== build 70 ==
==> flow/design.v (excerpt) <==
module axi_slave #(
    parameter AXI_ID_WD   = 2,
    parameter AXI_DATA_WD = 32,
    parameter AXI_ADDR_WD = 32,
    parameter AXI_STRB_WD = 4
    )(
    input                      S_AXI_ACLK,
    input                      S_AXI_ARESETN,
    input  [AXI_ADDR_WD-1 : 0] S_AXI_AWADDR,
    input  [AXI_ID_WD-1   : 0] S_AXI_AWID,
    input  [1 : 0]             S_AXI_AWBURST,
    input  [2 : 0]             S_AXI_AWSIZE,
    input  [7 : 0]             S_AXI_AWLEN,
    input                      S_AXI_AWVALID,
    output                     S_AXI_AWREADY,
    input  [AXI_DATA_WD-1 : 0] S_AXI_WDATA,
    input  [AXI_STRB_WD-1 : 0] S_AXI_WSTRB,
    input                      S_AXI_WLAST,
    input                      S_AXI_WVALID,
    output                     S_AXI_WREADY,
    output [AXI_ID_WD-1   : 0] S_AXI_BID,
    output [1 : 0]             S_AXI_BRESP,
    output                     S_AXI_BVALID,
    input                      S_AXI_BREADY,
    input  [AXI_ADDR_WD-1 : 0] S_AXI_ARADDR,
  ...
Size: roughly 4500 cells after synthesis, ~2100 flip-flops, about 180 I/O pins, ~86000 sq um of cells after synthesis.
Settings: LEC_CHECK=0, CAP_MARGIN=5, CELL_PAD_IN_SITES_DETAIL_PLACEMENT=0, CELL_PAD_IN_SITES_GLOBAL_PLACEMENT=0, CORE_MARGIN=2, CORE_UTILIZATION=72, CTS_CLUSTER_DIAMETER=110, CTS_CLUSTER_SIZE=15, GPL_ROUTABILITY_DRIVEN=1, HOLD_SLACK_MARGIN=-0.1, MIN_ROUTING_LAYER=met1, SETUP_SLACK_MARGIN=-0.26, SLEW_MARGIN=40, TNS_END_PERCENT=65; clock period 4.76 ns.
run.sh (not shown) runs the stock make flow with config.mk's settings and CLKGATE_MAP_FILE=.
Although build 70 finished all stages, its layout failed final checks on setup timing.
Relative to build 70, the following input files were edited for build 13:
- HOLD_SLACK_MARGIN now -0.06, was -0.1
- SETUP_SLACK_MARGIN now -0.14, was -0.26
- CAP_MARGIN now 15, was 5
- SLEW_MARGIN now 20, was 40
- CTS_CLUSTER_SIZE now 49, was 15
- CTS_CLUSTER_DIAMETER no longer set, was 110
==> comparison <==
Build 13: all stages done; final checks FAILED (setup timing). Clock-cell share of area (build 13 over build 70): increase, 2.1 points. Taking build 70 as the reference point, the count of antenna diodes in the layout of build 13 falls by 1. Quantity of gates resized following cts: build 13 vs build 70 down 47. Build 13 vs. build 70: final worst-path setup slack fell 72 ps; non-clock buffer count rose 4.
#### Input delta (build 87 over build 13)
- changing SETUP_SLACK_MARGIN from -0.14 to 1.37
- setting PLACE_DENSITY_LB_ADDON to 0.06 for the first time
- removing HOLD_SLACK_MARGIN (formerly -0.06)
- changing CORE_UTILIZATION from 72 to 69
[summary]
What the final checks of build 87 revealed, after a flow that finished every stage, was a layout that fails on setup timing. As far as area taken by flip-flops and latches goes, build 13 and build 87 are indistinguishable; the numbers are identical. Number of unique standard cell types used by synthesis came out exactly the same in build 87 and build 13. Per the comparison of build 87 with build 13, area fraction in full adders, half adders and majority gates neither gained nor lost much, async set or reset register ratio after synthesis neither gained nor lost much, die area picked up an extra 5300 sq um, post-CTS setup repair buffer count picked up an extra about 150%, cell resize tally after clock tree synthesis picked up an extra 102. Looking at build 87 and build 13, the total power after layout is a wash. Routed wire length: build 87 worse than build 13.
The following lists how build 12 was set up differently from build 87:
- PLACE_DENSITY now 0.5, previously not set
- GPL_ROUTABILITY_DRIVEN no longer set, was 1
- PLACE_DENSITY_LB_ADDON no longer set, was 0.06
- CAP_MARGIN now 20, was 15
- MIN_ROUTING_LAYER no longer set, was met1
- SETUP_SLACK_MARGIN no longer set, was 1.37
- CORE_UTILIZATION now 70, was 69
- TNS_END_PERCENT no longer set, was 65
- CTS_CLUSTER_SIZE now 15, was 49
==> comparison <==
Of the runs build 87 and build 12, none of them finished clean. Build 12 -> stages 100% | layout checks FAIL | setup timing. Higher worst path setup slack after routing was reported by build 12, not build 87. Comparing build 87 and build 12, the lower multi-input combinational area share was measured on build 12. Build 12 vs. build 87: time the final worst path needs with I/O delays and setup down 93 ps, clock power has remained practically unchanged. In the final design statistics, build 12 uses fewer standard cells in total than build 87. The higher routed length on met3 came out of build 87. In build 12, the relative slew slack came out 0.79 points above the value in build 87. Between build 87 and build 12, the difference in total routed wirelength is negligible.
Modified inputs, build 52 compared to build 12
- an added CTS_CLUSTER_DIAMETER of 88
- a change of CORE_UTILIZATION from 70 to 72
- a change of PLACE_DENSITY from 0.5 to 0.61
- a change of SLEW_MARGIN from 20 to 40
- a change of CAP_MARGIN from 20 to 10
==> comparison <==
In build 52 the implementation completed, yet the final layout does not meet the checks, the culprit being setup timing. Between build 52 and build 12, the clock edge transition at the registers on the reported setup and hold paths does not differ in any meaningful way. Build 52 ended up with S_AXI_RDATA[18] as its end of the critical path; build 12 ended up with S_AXI_RDATA[24]. Sort build 12 and build 52 by sequential share of layout area desc -> top: build 52. Delta (build 52 minus build 12): power share of the clock group went down; count of cells resized by post-cts repair rose 74; number of standard cells in the layout, taps in and fillers out now smaller. Build 52 vs. build 12: non-clock buffer count lost 11%, total core area decreased by 2500 sq um relative to the old numbers, via count fell by about 2%, wire length per cell moved up.
#### Input delta (build 68 over build 52)
- a change of CTS_CLUSTER_DIAMETER from 88 to 105
- an added TNS_END_PERCENT of 65
- an added HOLD_SLACK_MARGIN of -0.06
- a change of CAP_MARGIN from 10 to 5
==> comparison <==
- None of the runs build 52 and build 68 ends with a clean layout.
- Build 68: all stages done; final checks FAILED (setup timing).
- Comparing build 52 and build 68, worst setup slack is higher on build 68.
- Diff build 52 -> build 68 | wire length | down slightly
- | wire length of the first global-routing pass | build 68 vs build 52 | 1.0% lower |
- In the tables for build 52 and build 68, fraction of power consumed by the clock network reads lower with build 52.
- Looking at number of nets in the layout across build 52 and build 68, the one that comes out higher is build 52.

========
axi_slave again, from the RTL that the note above started with.
// axi_slave
module axi_slave #(
    parameter AXI_ID_WD   = 2,
    parameter AXI_DATA_WD = 32,
    parameter AXI_ADDR_WD = 32,
    parameter AXI_STRB_WD = 4
    )(
    input                      S_AXI_ACLK,
    input                      S_AXI_ARESETN,
    input  [AXI_ADDR_WD-1 : 0] S_AXI_AWADDR,
    input  [AXI_ID_WD-1   : 0] S_AXI_AWID,
    input  [1 : 0]             S_AXI_AWBURST,
    input  [2 : 0]             S_AXI_AWSIZE,
    input  [7 : 0]             S_AXI_AWLEN,
    input                      S_AXI_AWVALID,
    output                     S_AXI_AWREADY,
    input  [AXI_DATA_WD-1 : 0] S_AXI_WDATA,
    input  [AXI_STRB_WD-1 : 0] S_AXI_WSTRB,
    input                      S_AXI_WLAST,
    input                      S_AXI_WVALID,
    output                     S_AXI_WREADY,
    output [AXI_ID_WD-1   : 0] S_AXI_BID,
    output [1 : 0]             S_AXI_BRESP,
    output                     S_AXI_BVALID,
    input                      S_AXI_BREADY,
    input  [AXI_ADDR_WD-1 : 0] S_AXI_ARADDR,
    input  [AXI_ID_WD-1   : 0] S_AXI_ARID,
    input  [1 : 0]             S_AXI_ARBURST,
    input  [2 : 0]             S_AXI_ARSIZE,
    input  [7 : 0]             S_AXI_ARLEN,
    input                      S_AXI_ARVALID,
    output                     S_AXI_ARREADY,
    output [AXI_DATA_WD-1 : 0] S_AXI_RDATA,
    output                     S_AXI_RLAST,
    output [AXI_ID_WD-1   : 0] S_AXI_RID,
    output [1 : 0]             S_AXI_RRESP,
    output                     S_AXI_RVALID,
    input                      S_AXI_RREADY
    );
Settings: LEC_CHECK=0, ABC_AREA=0, CAP_MARGIN=15, CELL_PAD_IN_SITES_DETAIL_PLACEMENT=0, CELL_PAD_IN_SITES_GLOBAL_PLACEMENT=0, CORE_MARGIN=2, CORE_UTILIZATION=72, CTS_CLUSTER_DIAMETER=93, GPL_ROUTABILITY_DRIVEN=1, MIN_ROUTING_LAYER=met1, PLACE_DENSITY_LB_ADDON=0.06, SETUP_SLACK_MARGIN=-0.18, SLEW_MARGIN=20, TNS_END_PERCENT=65; clock period 3.54 ns.
The first run completed, yet does not pass: negative setup slack.
Rerun with:
- ABC_AREA: 0 -> unset
- CTS_CLUSTER_DIAMETER: 93 -> 78
- CTS_CLUSTER_SIZE: unset -> 15
- HOLD_SLACK_MARGIN: unset -> -0.06
- PLACE_DENSITY_LB_ADDON: 0.06 -> unset
- SETUP_SLACK_MARGIN: -0.18 -> -0.14
- SLEW_MARGIN: 20 -> 40
- clock period: 3.54 -> 4.76 ns (I/O delays scaled with it)
After rerunning: The new run finished with negative setup slack left. Die area is unchanged. Utilization drops by 4.1 points. Cell count fell by a little under a tenth. Flip-flop count stays the same. Cell area drops by a few percent. Worst setup slack improved by 1.3 ns. Via count went down by roughly a tenth. Count of clock-buffer cells in the layout shrinks by 71.
Rerun with:
- CTS_CLUSTER_DIAMETER: 78 -> 110
- HOLD_SLACK_MARGIN: -0.06 -> unset
- SETUP_SLACK_MARGIN: -0.14 -> -0.26
- SLEW_MARGIN: 40 -> 20
Result: The changed run ran to the end with violations: negative setup slack; final area climbs by 0.52%; utilization came out higher by 0.42 points; die area does not change; total power rises by 0.90%; via count rises by 1.1%.
Rerun with:
- CTS_CLUSTER_DIAMETER: 110 -> unset
- CTS_CLUSTER_SIZE: 15 -> 51
What happened: The changed run produced a layout that fails on negative setup slack; cell area went up by 2.3%; critical path depth went up by 3; wire length came out higher by 7.2%; worst hold slack hardly moves; clock skew drops by 0.0089 ns.

========
Starting RTL as in the previous note.
clock: 8.73 ns
lec_check: 0
cap_margin: 40
cell_pad_in_sites_global_placement: 2
core_margin: 2
core_utilization: 20
cts_cluster_size: 92
min_routing_layer: met2
setup_slack_margin: -0.75
slew_margin: 20
tns_end_percent: 10
Change:
CAP_MARGIN = 20   (was 40)
CELL_PAD_IN_SITES_DETAIL_PLACEMENT = 0   (was unset)
CELL_PAD_IN_SITES_GLOBAL_PLACEMENT = 4   (was 2)
CORE_UTILIZATION = 47   (was 20)
CTS_CLUSTER_SIZE = unset   (was 92)
MIN_ROUTING_LAYER = unset   (was met2)
PLACE_DENSITY = 0.5   (was unset)
SETUP_SLACK_MARGIN = unset   (was -0.75)
TNS_END_PERCENT = unset   (was 10)
clock period = 5.85 ns   (was 8.73 ns; I/O delays follow)
Outcome: The new run passed the timing, DRC and antenna checks; via count shrinks by about 24%; global-route usage rises by 7.6 points; cell count goes down by 31%; critical path depth climbs by 3; sequential power climbs by about 50%; core utilization climbs by 31 points.
Change:
CELL_PAD_IN_SITES_DETAIL_PLACEMENT = 2   (was 0)
CORE_UTILIZATION = 30   (was 47)
clock period = 8.57 ns   (was 5.85 ns; I/O delays follow)
Outcome:
- The new run finished with timing, DRC and antenna clean
- die area rose by 56%
- area after synthesis does not change
- routed wire length rose by 23%
- via count stays flat
Change:
CORE_UTILIZATION = 24   (was 30)
Effect:
- core utilization fell by 6.8 points
- total power rose slightly
- via count hardly moves
- die area rose by a quarter to a third
- cell count rose by roughly a tenth
Change:
CORE_UTILIZATION = 51   (was 24)
CTS_CLUSTER_DIAMETER = 396   (was unset)
CTS_CLUSTER_SIZE = 98   (was unset)
SETUP_SLACK_MARGIN = 2.52   (was unset)
clock period = 11.1 ns   (was 8.57 ns; I/O delays follow)
Effect:
- The new run did not get past 3_5_place_dp (DPL-0033)
- synthesized area stays the same
- die size shrinks by 53%
- synthesized cell count is unchanged
Change:
ABC_AREA = 1   (was unset)
CORE_UTILIZATION = 30   (was 51)
CTS_CLUSTER_DIAMETER = 219   (was 396)
CTS_CLUSTER_SIZE = unset   (was 98)
GPL_TIMING_DRIVEN = 0   (was unset)
MAX_ROUTING_LAYER = met4   (was unset)
MIN_ROUTING_LAYER = met2   (was unset)
SETUP_SLACK_MARGIN = -0.63   (was 2.52)
clock period = 10.0 ns   (was 11.1 ns; I/O delays follow)
With this change the flow ran to the end with violations: negative setup slack.
Die area rose by 72%.
Synthesized area rose by 1.8%.
Synthesized cell count rose by 52%.
Power figures rest on the tool's default switching activity, not on a simulated workload.
